## top
module top(
  input clk,
  input rst_n,
  input din_rx,
  output dout_tx_s1,
  output dout_tx_s2,
  output [31:0] addr_tx_s1,
  output [31:0] addr_tx_s2
    );
Size: ~69 I/O pins.
clock: 6.97 ns
lec_check: 0
abc_area: 1
cap_margin: 20
cell_pad_in_sites_detail_placement: 1
core_aspect_ratio: 1.29
core_margin: 2
core_utilization: 34
cts_cluster_diameter: 283
cts_cluster_size: 11
gpl_routability_driven: 0
gpl_timing_driven: 0
hold_slack_margin: -0.03
max_routing_layer: met5
min_routing_layer: met2
place_density_lb_addon: 0.05
setup_slack_margin: 0.7
slew_margin: 40
tns_end_percent: 35
run.sh (not shown) runs the stock make flow with config.mk's settings and CLKGATE_MAP_FILE=.
==> next run, changes <==
Settings changed: ABC_AREA 1 to default, CELL_PAD_IN_SITES_DETAIL_PLACEMENT 1 to default, CORE_ASPECT_RATIO 1.29 to default, CORE_UTILIZATION 34 to 22, CTS_CLUSTER_DIAMETER 283 to default, CTS_CLUSTER_SIZE 11 to default, GPL_ROUTABILITY_DRIVEN 0 to default, GPL_TIMING_DRIVEN 0 to default, HOLD_SLACK_MARGIN -0.03 to default, MAX_ROUTING_LAYER met5 to default, MIN_ROUTING_LAYER met2 to default, PLACE_DENSITY from default to 0.6, PLACE_DENSITY_LB_ADDON 0.05 to default, SETUP_SLACK_MARGIN 0.7 to default, SLEW_MARGIN 40 to 20, TNS_END_PERCENT 35 to default.
Clock period 6.97 ns to 4.09 ns, I/O delays scaled along.
Combinational power came out lower by about 23%.
Area after synthesis fell by about 8%.
Design area went down by about 5%.
Core utilization fell by 13 points.
Die area climbs by about 40%.
Clock-buffer cell count is higher by 17.
==> next run, changes <==
Settings changed: CORE_UTILIZATION 22 to 72, CTS_CLUSTER_DIAMETER from default to 45, CTS_CLUSTER_SIZE from default to 72, PLACE_DENSITY 0.6 to default, PLACE_DENSITY_LB_ADDON from default to 0.01, SETUP_SLACK_MARGIN from default to 0.84.
Clock period 4.09 ns to 3.26 ns, I/O delays scaled along.
After rerunning: The new run passed the timing, design-rule and antenna checks; non-clock buffer count rose by 34; via count rose by 6.2%; combinational power climbs by about 36%; routed wire length came out lower by about 0.4%; synthesized area is unchanged; maximum frequency is higher by about 16%; power climbs by about 18%.
==> next run, changes <==
Settings changed: CTS_CLUSTER_DIAMETER 45 to default, CTS_CLUSTER_SIZE 72 to 15, SETUP_SLACK_MARGIN 0.84 to -0.21.
Clock period 3.26 ns to 2.7 ns, I/O delays scaled along.
After rerunning:
- Now the flow produced a layout that fails on setup timing
- power goes up by 26%
- routed wire length goes up by 2.7%
- worst setup slack is worse by 0.52 ns
- clock skew stays flat
==> next run, changes <==
Settings changed: CORE_ASPECT_RATIO from default to 1.15, CORE_UTILIZATION 72 to 68, CTS_CLUSTER_SIZE 15 to default, PLACE_DENSITY from default to 0.6, PLACE_DENSITY_LB_ADDON 0.01 to default, SETUP_SLACK_MARGIN -0.21 to default.
Clock period 2.7 ns to 5.0 ns, I/O delays scaled along.
Effect:
- The changed run produced a clean layout
- power goes down by well over a third
- worst setup slack improved by 1.3 ns
- design area falls by a few percent
- die size came out higher by a few percent
- non-clock buffer count falls by 55


== raven ==
Starting RTL as in the previous note.
Settings: LEC_CHECK=0, ABC_AREA=0, CAP_MARGIN=5, CELL_PAD_IN_SITES_GLOBAL_PLACEMENT=1, CORE_MARGIN=2, CORE_UTILIZATION=40, CTS_CLUSTER_SIZE=36, GPL_ROUTABILITY_DRIVEN=1, GPL_TIMING_DRIVEN=0, MIN_ROUTING_LAYER=met1, PLACE_DENSITY=0.93, SLEW_MARGIN=20; clock period 5.0 ns.
raven was carried through to the last stage, and its layout satisfied the timing, design-rule and antenna checks.
[inputs] yarrow vs raven
Settings: removing GPL_TIMING_DRIVEN (formerly 0); removing ABC_AREA (formerly 0); changing CORE_UTILIZATION from 40 to 68; changing PLACE_DENSITY from 0.93 to 0.6; changing CAP_MARGIN from 5 to 20; removing MIN_ROUTING_LAYER (formerly met1); removing CTS_CLUSTER_SIZE (formerly 36); removing GPL_ROUTABILITY_DRIVEN (formerly 1); removing CELL_PAD_IN_SITES_GLOBAL_PLACEMENT (formerly 1); changing the clock period (ns, I/O delays scaled along) from 5.0 to 3.42.
==> comparison <==
- Both conditions hold for yarrow: the flow ran to the end and the final layout passed the timing, design-rule and antenna checks.
- Compared with raven, yarrow is the more power-hungry design.
- The higher clock share of power came out of raven.
- Compared with raven, yarrow has less setup slack.
- [compare] base=raven new=yarrow: full die area shows a reduction of 41%; final area went down by 3.0%; via count decreased 790.
- Compared with raven, clock power in yarrow increased by more than a quarter.
- Core util | yarrow vs raven | yarrow higher
- Compared with raven, yarrow shows a higher internal power.
- Instance area after placement for yarrow: about 3% down relative to raven
- The total met2 wirelength after detailed routing in yarrow sits about 10% below the value recorded for raven.
Edits applied to the flow inputs when going from yarrow to maple:
Settings: CTS_CLUSTER_DIAMETER now 205, previously not set; SETUP_SLACK_MARGIN now 1.31, previously not set; CORE_UTILIZATION now 72, was 68; CTS_CLUSTER_SIZE now 35, previously not set; PLACE_DENSITY no longer set, was 0.6; the clock period (ns, I/O delays scaled along) now 4.42, was 3.42.
Findings:
- Diff yarrow -> maple: fmax now sits higher, post-synthesis instance area barely changed.
- Comparing maple and yarrow, the higher design area is on yarrow.
- Wire length after detailed routing for maple is lower than for yarrow.
- Going from yarrow to maple, the post-CTS setup buffer count was found to have gone up by 11.


## run 1
top again, from the RTL that the note above started with.
clock: 2.5 ns
lec_check: 0
cap_margin: 15
core_margin: 2
core_utilization: 72
cts_cluster_diameter: 392
gpl_timing_driven: 1
hold_slack_margin: -0.08
max_routing_layer: met4
min_routing_layer: met1
setup_slack_margin: -0.26
slew_margin: 20
STATUS run=run 1 STAGES=ALL_DONE FINAL_CHECKS=FAILED CAUSE=negative setup slack
Changes in run 2 relative to run 1:
==> flow/config.mk <==
export PLATFORM = sky130hd
export DESIGN_NAME = top
export DESIGN_NICKNAME = top
export VERILOG_FILES = /design/flow/design.v
export SDC_FILE = /design/flow/constraint.sdc
export NUM_CORES = 4
export LEC_CHECK = 0
export ABC_AREA = 1
export CAP_MARGIN = 20
export CORE_MARGIN = 2
export CORE_UTILIZATION = 70
export CTS_CLUSTER_DIAMETER = 360
export GPL_TIMING_DRIVEN = 1
export HOLD_SLACK_MARGIN = -0.1
export MAX_ROUTING_LAYER = met4
export MIN_ROUTING_LAYER = met1
export SLEW_MARGIN = 20
==> flow/constraint.sdc <==
create_clock -name core_clock -period 2.37 [get_ports {clk}]
set_input_delay 0.4740 -clock core_clock [delete_from_list [all_inputs] [get_ports {clk}]]
set_output_delay 0.4740 -clock core_clock [all_outputs]
set_load 0.01 [all_outputs]
## What came out
[flow] run 2 | stages: complete | final checks: fail | reason: negative setup slack
Of run 2 and run 1, run 1 shows the lower die outline width, with run 2 above it.
Run 1 vs run 2, largest cell class by area: registers vs logic gates
The part of the total power dissipated in combinational logic number comes out lower for run 1 vs run 2.
Looking at mean cell area of the mapped netlist, run 2 sits about 20% lower than run 1 does.
Run 1 → run 2: clock-buffer cell count now larger; number of buffers added to fix hold violations after cts comparable; total wire length after detailed routing now larger.
NOTE: count of final setup violators in run 2 exceeds that of run 1
Taking run 1 as the reference, in run 2 total CTS buffers rose 1, layout overhead on the synthesized area moved up, maximum clock skew at final layout level.
The total power of run 2 was inferior to that of run 1.
Changes in run 3 relative to run 2:
==> flow/config.mk <==
export PLATFORM = sky130hd
export DESIGN_NAME = top
export DESIGN_NICKNAME = top
export VERILOG_FILES = /design/flow/design.v
export SDC_FILE = /design/flow/constraint.sdc
export NUM_CORES = 4
export LEC_CHECK = 0
export CAP_MARGIN = 20
export CORE_MARGIN = 2
export CORE_UTILIZATION = 64
export SETUP_SLACK_MARGIN = 0.76
export SLEW_MARGIN = 20
==> flow/constraint.sdc <==
create_clock -name core_clock -period 4.03 [get_ports {clk}]
set_input_delay 0.8060 -clock core_clock [delete_from_list [all_inputs] [get_ports {clk}]]
set_output_delay 0.8060 -clock core_clock [all_outputs]
set_load 0.01 [all_outputs]
==> results <==
Run 3 | stages: all done | timing, DRC, antenna: all pass. Final checks on run 2, whose flow otherwise completed, came back failing, citing negative setup slack. The achievable frequency in run 3 is 0.932 times that in run 2. Run 2 -> run 3: width of the die flat. The destination of the critical timing path comes out dut1.pwdata_m[10] in one run and dut1.pwdata_m[25] in the other, namely in run 3 and run 2 respectively. Comparing run 3 and run 2, the lower routed metal-1 wire length is on run 3. Run 3 against run 2: total wire length went down 22%, sequential area share after synthesis went up 4.2 points, power went down 41%, final cycle utilization of the critical path went down 46 points. Synthesized cell count, run 3 and run 2, higher one = run 2. Run 3 vs run 2, final area went down by 12%. Between run 3 and run 2, it is run 3 whose share of total power in the clock network is higher, by 1.2 points. Clock buffer count from CTS for run 3 is higher than for run 2.
## Diff of input files: run 4 against run 3
==> flow/config.mk <==
export PLATFORM = sky130hd
export DESIGN_NAME = top
export DESIGN_NICKNAME = top
export VERILOG_FILES = /design/flow/design.v
export SDC_FILE = /design/flow/constraint.sdc
export NUM_CORES = 4
export LEC_CHECK = 0
export ABC_AREA = 1
export CAP_MARGIN = 20
export CORE_MARGIN = 2
export CORE_UTILIZATION = 70
export CTS_CLUSTER_DIAMETER = 130
export SLEW_MARGIN = 20
==> flow/constraint.sdc <==
create_clock -name core_clock -period 2.27 [get_ports {clk}]
set_input_delay 0.4540 -clock core_clock [delete_from_list [all_inputs] [get_ports {clk}]]
set_output_delay 0.4540 -clock core_clock [all_outputs]
set_load 0.01 [all_outputs]
Notes after the runs:
- Proportion of power drawn by combinational gates in run 4 is 1.0 points above run 3.
- When run 4 is measured against run 3, its instance count on the critical path turns out 11 higher.
- Compare run 3 and run 4 | post-route fraction of the period consumed by the critical path lower: run 3
- Density: run 4 denser than run 3
- Run 3 and run 4: one clean run, run 3; the rest did not finish clean.
- Run 4: flow complete, layout not clean; failing: negative setup slack
- Between run 3 and run 4, worst max-slew margin expressed relative to the limit is higher for run 4, run 3 comes in under that.


Starting RTL as in the previous note.
Settings: LEC_CHECK=0, CAP_MARGIN=20, CORE_ASPECT_RATIO=0.72, CORE_MARGIN=2, CORE_UTILIZATION=72, CTS_CLUSTER_DIAMETER=45, CTS_CLUSTER_SIZE=72, PLACE_DENSITY_LB_ADDON=0.01, SETUP_SLACK_MARGIN=0.84, SLEW_MARGIN=20; clock period 3.2 ns.
The starting point finished with timing, DRC and antenna clean.
Rerun with:
Settings changed: CORE_ASPECT_RATIO 0.72 to default, CORE_UTILIZATION 72 to 40, CTS_CLUSTER_DIAMETER 45 to default, CTS_CLUSTER_SIZE 72 to default, PLACE_DENSITY from default to 0.6, PLACE_DENSITY_LB_ADDON 0.01 to default, SETUP_SLACK_MARGIN 0.84 to default.
Clock period 3.2 ns to 4.09 ns, I/O delays scaled along.
The changed run went through all stages and came out clean.
Fmax decreases by 14%.
Synthesized cell count is unchanged.
Final area shrinks by 0.52%.
Register-to-register slack gains 0.39 ns.
Total power drops by 15%.
Die area climbs by 78%.
Combinational power drops by 29%.
Sequential cell count stays the same.
Clock-buffer cell count rises by 32.
Routed wire length decreases by 11%.


alpha:
top again, from the RTL that the note above started with.
// top
module top(
  input clk,
  input rst_n,
  input din_rx,
  output dout_tx_s1,
  output dout_tx_s2,
  output [31:0] addr_tx_s1,
  output [31:0] addr_tx_s2
    );
  wire [7:0] dout_rx;
  wire valid_rx;
  wire [1:0] sel;
  wire [31:0] data;
  wire [31:0] addr_rx;
  wire en;
  wire valid_master;
  wire penable;
  wire pwrite_slave;
  wire pready_fsm;
  wire [1:0] psel_slave;
  wire pready_master;
  wire valid_slave;
  wire [31:0] addr_slave;
  wire test_valid;
  wire [31:0] din_tx;
  wire [31:0] data_fsm1;
  wire [31:0] data_fsm2;
  wire valid_fsm_s1;
  wire valid_fsm_s2;
  wire valid_tx;
  wire [7:0] data_tx;
  wire dout_tx_in;
  wire done;
  wire [31:0] addr_fsm1;
  wire [31:0] addr_fsm2;
  wire tx_busy;
  wire [65:0] psel_slave1;
  wire [65:0] psel_slave2;
  wire valid_tx2;
  wire [7:0] data_tx2;
  wire done2;
  wire tx_busy2;
  wire pready_fsm2;
  wire pready_fsm1;
  wire pready_fsm_mas;
  receiver dut0(
  .clk(clk),
  .rst_n(rst_n),
  .din(din_rx),
  .dout(dout_rx),
  .valid(valid_rx)
  );
  connection_receiver_master dut1(
  .clk(clk),
  .rst_n(rst_n),
  .valid_tx(valid_rx),
  .dout(dout_rx),
  .pselx_m(sel),
  .pwdata_m(data),
  .paddr_m(addr_rx),
  .pwrite_m(en),
  .pready(pready_fsm_mas),
  .valid(valid_master)
  );
  apb_master dut2(
  .pclk(clk),
  .prst_n(rst_n),
  .pwrite_m(en),
  .pwdata_m(data),
  .paddr_m(addr_rx),
  .pselx_m(sel),
  .pready(pready_fsm_mas),
  .valid(valid_master),
  .pwrite_s(pwrite_slave),
  .pselx_s(psel_slave),
  .penable(penable),
  .paddr_s(addr_slave),
  .pwdata_s(din_tx)
  );
  demux_slave dut3(
  .clk(clk),
  .sel(psel_slave),
  .data(din_tx),
  .addr(addr_slave),
  .psel_s1(psel_slave1),
  .psel_s2(psel_slave2)
  );
  mux_pready dut4(
  .clk(clk),
  .rst_n(rst_n),
  .sel(psel_slave),
  .pready(pready_fsm_mas),
  .pready_mas1(pready_fsm1),
  .pready_mas2(pready_fsm2)
  );
  slave dut5 (
  .penable(penable),
  .pwdata_in(psel_slave1[65:34]),
  .clk(clk),
  .rst_n(rst_n),
  .addr(psel_slave1[31:0]),
  .psel(psel_slave1[33:32]),
  .pready_tr_in(),
  .pwdata_out(data_fsm1),
  .valid_fsm(valid_fsm_s1),
  .pready_out(),
  .pwrite(pwrite_slave),
  .addr_out(addr_fsm1)
  );
  ...
export LEC_CHECK = 0
export CAP_MARGIN = 20
export CORE_MARGIN = 2
export CORE_UTILIZATION = 70
export CTS_CLUSTER_SIZE = 35
export SETUP_SLACK_MARGIN = 0.26
export SLEW_MARGIN = 20
create_clock -name core_clock -period 4.03 [get_ports {clk}]
alpha completed end to end with timing, DRC and antenna clean.
Setup changes, alpha to beta
- CTS_CLUSTER_SIZE removed (was 35)
- SETUP_SLACK_MARGIN changed from 0.26 to 0.34
- PLACE_DENSITY newly set to 0.6
- CORE_UTILIZATION changed from 70 to 40
- the clock period (ns, I/O delays scaled along) changed from 4.03 to 4.09
Findings:
Layout overhead on the synthesized area, alpha and beta: larger value in beta. Compared with alpha, in beta power now sits at about the same level; maximum achievable frequency now sits at about the same level. Worst path setup slack after routing improves in beta relative to alpha.


Starting RTL as in the previous note.
clock: 2.35 ns
lec_check: 0
cap_margin: 20
core_margin: 2
core_utilization: 34
cts_cluster_diameter: 392
gpl_timing_driven: 0
hold_slack_margin: 0.14
max_routing_layer: met4
min_routing_layer: met2
setup_slack_margin: 0.7
slew_margin: 20
The first run reached the layout checks and failed them: setup timing.
Next try:
--- a/flow/config.mk
+++ b/flow/config.mk
@@ -8,10 +8,10 @@
 export CAP_MARGIN = 20
 export CORE_MARGIN = 2
-export CORE_UTILIZATION = 34
+export CORE_UTILIZATION = 54
 export CTS_CLUSTER_DIAMETER = 392
-export GPL_TIMING_DRIVEN = 0
+export GPL_TIMING_DRIVEN = 1
 export HOLD_SLACK_MARGIN = 0.14
 export MAX_ROUTING_LAYER = met4
 export MIN_ROUTING_LAYER = met2
-export SETUP_SLACK_MARGIN = 0.7
+export SETUP_SLACK_MARGIN = -0.08
 export SLEW_MARGIN = 20
==> flow/constraint.sdc (replaced) <==
create_clock -name core_clock -period 1.07 [get_ports {clk}]
set_input_delay 0.2140 -clock core_clock [delete_from_list [all_inputs] [get_ports {clk}]]
set_output_delay 0.2140 -clock core_clock [all_outputs]
set_load 0.01 [all_outputs]
Effect: The new run produced a layout that fails on setup timing; register-to-register slack gets worse by 1100 ps; sequential power climbs by 120%; power climbs by 110%; core utilization climbs by 33 points; routed wire length drops by about 4%; global-route usage climbs by 17 points; clock-buffer cell count climbs by 5.
Next try:
--- a/flow/config.mk
+++ b/flow/config.mk
@@ -8,10 +8,10 @@
 export CAP_MARGIN = 20
 export CORE_MARGIN = 2
-export CORE_UTILIZATION = 54
+export CORE_UTILIZATION = 48
 export CTS_CLUSTER_DIAMETER = 392
-export GPL_TIMING_DRIVEN = 1
+export GPL_TIMING_DRIVEN = 0
 export HOLD_SLACK_MARGIN = 0.14
 export MAX_ROUTING_LAYER = met4
 export MIN_ROUTING_LAYER = met2
-export SETUP_SLACK_MARGIN = -0.08
+export SETUP_SLACK_MARGIN = 0.7
 export SLEW_MARGIN = 20
Outcome: With this change the flow reached the layout checks and failed them: DRC, setup timing; wire length increases by about 20%; clock-buffer cell count goes down by 9; final cell count goes up by 2.0%; synthesized area stays the same; setup slack degrades by 230 ps; first-iteration DRC count drops by 8.5%; register-to-register slack got worse by 230 ps; sequential cell count stays the same.
Next try:
==> flow/config.mk (replaced) <==
export PLATFORM = sky130hd
export DESIGN_NAME = top
export DESIGN_NICKNAME = top
export VERILOG_FILES = /design/flow/design.v
export SDC_FILE = /design/flow/constraint.sdc
export NUM_CORES = 4
export LEC_CHECK = 0
export ABC_AREA = 1
export CAP_MARGIN = 20
export CORE_MARGIN = 2
export CORE_UTILIZATION = 60
export PLACE_DENSITY = 0.6
export SLEW_MARGIN = 20
==> flow/constraint.sdc (replaced) <==
create_clock -name core_clock -period 3.45 [get_ports {clk}]
set_input_delay 0.6900 -clock core_clock [delete_from_list [all_inputs] [get_ports {clk}]]
set_output_delay 0.6900 -clock core_clock [all_outputs]
set_load 0.01 [all_outputs]
This time the run completed without violations. Wire length decreases by 22%. Total power decreases by 70%. Clock skew stays flat. Sequential power decreases by 69%. Maximum frequency decreases by 2.4%.
Next try:
--- a/flow/config.mk
+++ b/flow/config.mk
@@ -7,7 +7,7 @@
 export LEC_CHECK = 0
 export ABC_AREA = 1
-export CAP_MARGIN = 20
+export CAP_MARGIN = 5
+export CELL_PAD_IN_SITES_GLOBAL_PLACEMENT = 3
 export CORE_MARGIN = 2
-export CORE_UTILIZATION = 60
-export PLACE_DENSITY = 0.6
+export CORE_UTILIZATION = 40
 export SLEW_MARGIN = 20
==> flow/constraint.sdc (replaced) <==
create_clock -name core_clock -period 5.0 [get_ports {clk}]
set_input_delay 1.0000 -clock core_clock [delete_from_list [all_inputs] [get_ports {clk}]]
set_output_delay 1.0000 -clock core_clock [all_outputs]
set_load 0.01 [all_outputs]
Outcome: The new run ran to the end with no violations; via count is lower by 2.4%; clock skew is about the same; hold slack loses 3.3 ps; combinational power went down by about 30%; routed wire length rises by 12%; count of clock-buffer cells in the layout rose by 7; total power went down by about 30%; non-clock buffer count goes down by 30; fmax came out lower by about 16%; sequential power fell by 31%; design area grows by 0.49%.
No activity file was given, so power comes from the tool's default toggle rates.
